==> run B <==
// ELA
module ELA(clk, rst, ready, in_data, data_rd, req, wen, addr, data_wr, done);
	input					clk;
	input					rst;
	input					ready;
	input			[7:0]	in_data;
	input			[7:0]	data_rd;
	output	reg				req;
	output	reg				wen;
	output	reg		[12:0]	addr;
	output	reg		[7:0]	data_wr;
	output	reg				done;
reg					[7:0]	S_buffer	[127:0];
reg					[7:0]	L_buffer	[2:0];
reg					[8:0]	result;
reg					[2:0]	control;
reg					[7:0]	timer_s;
wire				[8:0]	d11;
wire				[8:0]	d22;
wire				[8:0]	d33;
wire				[7:0]	d1;
wire				[7:0]	d2;
wire				[7:0]	d3;
assign 				d11 = (L_buffer[2] - S_buffer[0]);
assign				d22 = (L_buffer[1] - S_buffer[1]);
assign				d33 = (L_buffer[0] - S_buffer[2]);
assign 				d1 = d11[8] ? -d11[7:0] : d11[7:0];
assign				d2 = d22[8] ? -d22[7:0] : d22[7:0];
assign				d3 = d33[8] ? -d33[7:0] : d33[7:0];
reg					[1:0]	min;
reg         		[2:0]	state;
reg         		[2:0]	next_state;
parameter   		Rowf      	= 3'd0;
parameter   		comp      	= 3'd1;
parameter   		read       	= 3'd2;
parameter   		fish       	= 3'd3;
parameter   		stop        = 3'd4;
integer 			i;
always @(posedge clk or posedge rst)
begin
	if (rst)
	begin
		timer_s <= 8'd0;
	end
	else if ((control == 3'd0 && timer_s == 8'd130) || (control == 3'd1 && timer_s == 8'd131) ||(control == 3'd2 && timer_s == 8'd128) || control == 3'd4)
	begin
		timer_s <= 8'd0;
	end
	else
	begin
		timer_s <= timer_s + 8'd1;
	end
end
always @(posedge clk or posedge rst)
begin
	if (rst)
	begin
		req <= 1'd0;
	end
	else if (timer_s == 8'd0 && !(control == 3'd2) && !(control == 3'd4))
	begin
		req <= 1'd1;
	end
	else
	begin
		req <= 1'd0;
	end
end
always @(posedge clk)
begin
	if (rst)
	begin
	end
	else if ((control == 3'd0 && timer_s >= 8'd129) || (control == 3'd1 && timer_s == 8'd0) || (control == 3'd2 && timer_s == 8'd128))
	begin
	end
	else if (control == 3'd2)
	begin
		S_buffer[0] <= S_buffer[127];
		for(i=1; i<128; i=i+1)
		begin
			S_buffer[i] <= S_buffer[i-1];
		end
	end
	else if (timer_s <= 8'd128)
	begin
		S_buffer[0] <= in_data;
		for(i=1; i<128; i=i+1)
		begin
			S_buffer[i] <= S_buffer[i-1];
		end
	end
end
always @(posedge clk or posedge rst) 
begin
	if (rst) 
	begin
		L_buffer[0] <= 8'd0;
  ...
clock: 3.42 ns
lec_check: 0
cap_margin: 20
core_margin: 2
core_utilization: 70
cts_cluster_size: 27
place_density_lb_addon: 0.0
slew_margin: 20
run.sh (not shown) runs the stock make flow with config.mk's settings and CLKGATE_MAP_FILE=.
==> run F: changes against run B <==
- CORE_UTILIZATION: 70 -> 59
- CTS_CLUSTER_SIZE: 27 -> not set
- PLACE_DENSITY_LB_ADDON: 0.0 -> not set
==> flow/constraint.sdc (replaced) <==
create_clock -name core_clock -period 4.09 [get_ports {clk}]
set_input_delay 0.8180 -clock core_clock [delete_from_list [all_inputs] [get_ports {clk}]]
set_output_delay 0.8180 -clock core_clock [all_outputs]
set_load 0.01 [all_outputs]
==> run E: changes against run B <==
- CORE_UTILIZATION: 70 -> 72
- CTS_CLUSTER_SIZE: 27 -> 39
- PLACE_DENSITY_LB_ADDON: 0.0 -> not set
==> flow/constraint.sdc (replaced) <==
create_clock -name core_clock -period 4.56 [get_ports {clk}]
set_input_delay 0.9120 -clock core_clock [delete_from_list [all_inputs] [get_ports {clk}]]
set_output_delay 0.9120 -clock core_clock [all_outputs]
set_load 0.01 [all_outputs]
==> flow_summary_export.csv <==
group,metric,value,unit
final_timing,relSlewSlack,34.9,%
final_timing,setup_violations,8,
hold_path,min_from,"S_buffer[20][1]",
setup_path,cp_max_fo,6,
status,outcome,"finished with violations",
layout,num-nets-final,2396,
status,violations,"negative setup slack",
layout,area_growth,18.4,%
pwr,pwr-share-comb,7.4,%
placed_design,dp_slack,-0.584,ns
final_timing,setup_slack,-0.574,ns
Source of the figures above: run F

==> flow_summary_export.csv <==
group,metric,value,unit
global_routing,met1_usage,45.7,%
synthesis,ys_sh_aoi,3.68,%
synthesis,netlist.area_leader.share,79.7,%
placed_design,dp_slack,-1.26,ns
final_timing,setup_violations,8,
final_timing,setup_slack,-2.23,ns
status,outcome,"finished with violations",
global_routing,gr-total-overflow,0,
routing,routed_via_density,6.86,
hold_path,min_from,"S_buffer[56][4]",
layout,num-nets-final,2437,
synthesis,ys_seq_share,84.2,%
layout,area_growth,20.4,%
status,violations,"negative setup slack",
synthesis,netlist_instances,1896,
floorplan,fp_util,70.4,%
synthesis,syn_avg_cell_area,20.3,µm²
synthesis,yosysTopAreaCell,"edfxtp_1",
final_timing,relSlewSlack,34.2,%
pwr,maxPowerGroup,"registers",
Source of the figures above: run B

==> flow_summary_export.csv <==
group,metric,value,unit
synthesis,ys_sh_aoi,3.68,%
placed_design,dp_slack,-0.374,ns
synthesis,syn_area,38600,µm²
clocking,postCtsSetupRepairBufs,21,
synthesis,yosys.area_share.simple,3.13,%
clocking,cts_max_level,3,
synthesis,syn_avg_cell_area,20.3,µm²
clocking,clockBufferDepth,3,
placed_design,hpwlAfterDp,42000,µm
synthesis,yosys_warnings,3,
synthesis,yosysTopAreaCell,"edfxtp_1",
synthesis,ys_seq_share,84.2,%
clocking,hold_buffers,0,
synthesis,area_leaders,"edfxtp_1, dfrtp_1, ha_1, fa_1, xnor2_1",
synthesis,netlist.area_leader.share,79.7,%
synthesis,synth-edff-count,1024,
status,error_line,"[ERROR DPL-0033] detailed placement checks failed during check placement.",
status,stop_stage,"global routing (5_1_grt)",
synthesis,post-synth-top-count-cell,"edfxtp_1",
placed_design,place_area,41000,µm²
status,outcome,"did not finish",
Source of the figures above: run E

No activity file was given, so power comes from the tool's default toggle rates.
